== lane 1 ==
==> flow/design.v (excerpt) <==
module IOTDF( clk, rst, in_en, iot_in, fn_sel, busy, valid, iot_out);
Settings: LEC_CHECK=0, CAP_MARGIN=20, CELL_PAD_IN_SITES_DETAIL_PLACEMENT=0, CORE_MARGIN=2, CORE_UTILIZATION=70, CTS_CLUSTER_DIAMETER=22, GPL_ROUTABILITY_DRIVEN=0, MAX_ROUTING_LAYER=met5, PLACE_DENSITY=0.67, SLEW_MARGIN=20; clock period 2.41 ns.
run.sh (not shown) runs the stock make flow with config.mk's settings and CLKGATE_MAP_FILE=.
The log for lane 1 ends in clock tree synthesis (4_1_cts) with error DPL-0033, so the run never completed.
Relative to lane 1, the following input files were edited for lane 2:
Settings: GPL_ROUTABILITY_DRIVEN: 0 -> unset; MAX_ROUTING_LAYER: met5 -> unset; CTS_CLUSTER_SIZE: unset -> 24; PLACE_DENSITY: 0.67 -> unset; CELL_PAD_IN_SITES_DETAIL_PLACEMENT: 0 -> unset; CTS_CLUSTER_DIAMETER: 22 -> 313; the clock period (ns, I/O delays scaled along): 2.41 -> 2.57.
==> results <==
Placed standard-cell area delta for lane 2 relative to lane 1: 1.5% lower
Re area fraction in full adders, half adders and majority gates: no difference whatsoever between lane 2 and lane 1.
Among lane 1 and lane 2, the run that stopped before the end is lane 1, and it is the only one.
Lane 1 terminated abnormally: clock tree synthesis (4_1_cts) reported DPL-0033.
In lane 2, the worst-case setup slack after placement came out 250 ps above the value in lane 1.
Diff lane 1..lane 2 | mapped cell area | unchanged
Lane 1 -> lane 2: number of placed instances with taps included decreased slightly
Lane 1 -> lane 2: fraction of the mapped netlist area in simple logic gates delta 0, exact match
When the final numbers for lane 1 and lane 2 were put side by side, the post-DP HPWL turned out to be smaller in lane 1.
From lane 1 to lane 2, number of instances in the synthesized netlist did not move at all.
Input-level comparison between lane 3 and lane 2:
Settings: a deleted CTS_CLUSTER_SIZE that had been 24; a change of CORE_UTILIZATION from 70 to 40; a deleted CTS_CLUSTER_DIAMETER that had been 313; a change of the clock period (ns, I/O delays scaled along) from 2.57 to 3.74.
Results
- Lane 3 vs. lane 2: instance count of the mapped netlist now sits at about the same level; share of total power in the clock network now sits higher.
- Global-route usage for lane 3: 22 points down relative to lane 2
- The flow did not stop early for lane 3: all stages ran, and the layout cleared the timing, design-rule and antenna checks.
- For lane 2, the critical path launch point was des_inst.round_cnt[1]$_DFFE_PP0P_, unlike lane 3, where it was des_inst.current_subkey_reg[44]$_DFFE_PP0P_.
- Hold slack, lane 2 and lane 3: lower on lane 2
- Final period utilization in lane 3 vs lane 2: down 17 points
- Lane 3 vs. lane 2: floorplan-stage core utilization went down 30 points, combinational power went down about 37%, leakage component of the power went down about 6%, overall power after layout went down about 24%.

IOTDF again, from the RTL that the note above started with.
clock: 3.71 ns
lec_check: 0
abc_area: 0
cap_margin: 35
cell_pad_in_sites_detail_placement: 1
core_margin: 2
core_utilization: 25
gpl_routability_driven: 1
max_routing_layer: met5
min_routing_layer: met1
place_density_lb_addon: 0.09
slew_margin: 20
tns_end_percent: 15
Then changed:
ABC_AREA = unset   (was 0)
CAP_MARGIN = 20   (was 35)
CELL_PAD_IN_SITES_DETAIL_PLACEMENT = unset   (was 1)
CORE_UTILIZATION = 9   (was 25)
GPL_ROUTABILITY_DRIVEN = unset   (was 1)
MAX_ROUTING_LAYER = unset   (was met5)
MIN_ROUTING_LAYER = unset   (was met1)
PLACE_DENSITY_LB_ADDON = unset   (was 0.09)
TNS_END_PERCENT = unset   (was 15)
clock period = 6.84 ns   (was 3.71 ns; I/O delays follow)
Result: The changed run produced a clean layout. Clock-buffer cell count fell by 20. Area after synthesis is unchanged. Cell count climbs by 51%. Sequential power came out lower by 44%. Worst setup slack improves by 1.7 ns. Routed wire length drops by 11%. Clock skew rose by 0.0045 ns. Die area grows to 2.8 times its value. Register-to-register slack is better by 2.4 ns. Synthesized cell count stays the same. Cell area went up by 4.5%.
Then changed:
CORE_UTILIZATION = 35   (was 9)
clock period = 3.74 ns   (was 6.84 ns; I/O delays follow)
Effect: Clock-buffer cell count came out higher by 4. Combinational power came out higher by 93%. Power came out higher by 80%. Die size came out lower by 74%. Wire length came out lower by 7.6%.
Power figures rest on the tool's default switching activity, not on a simulated workload.
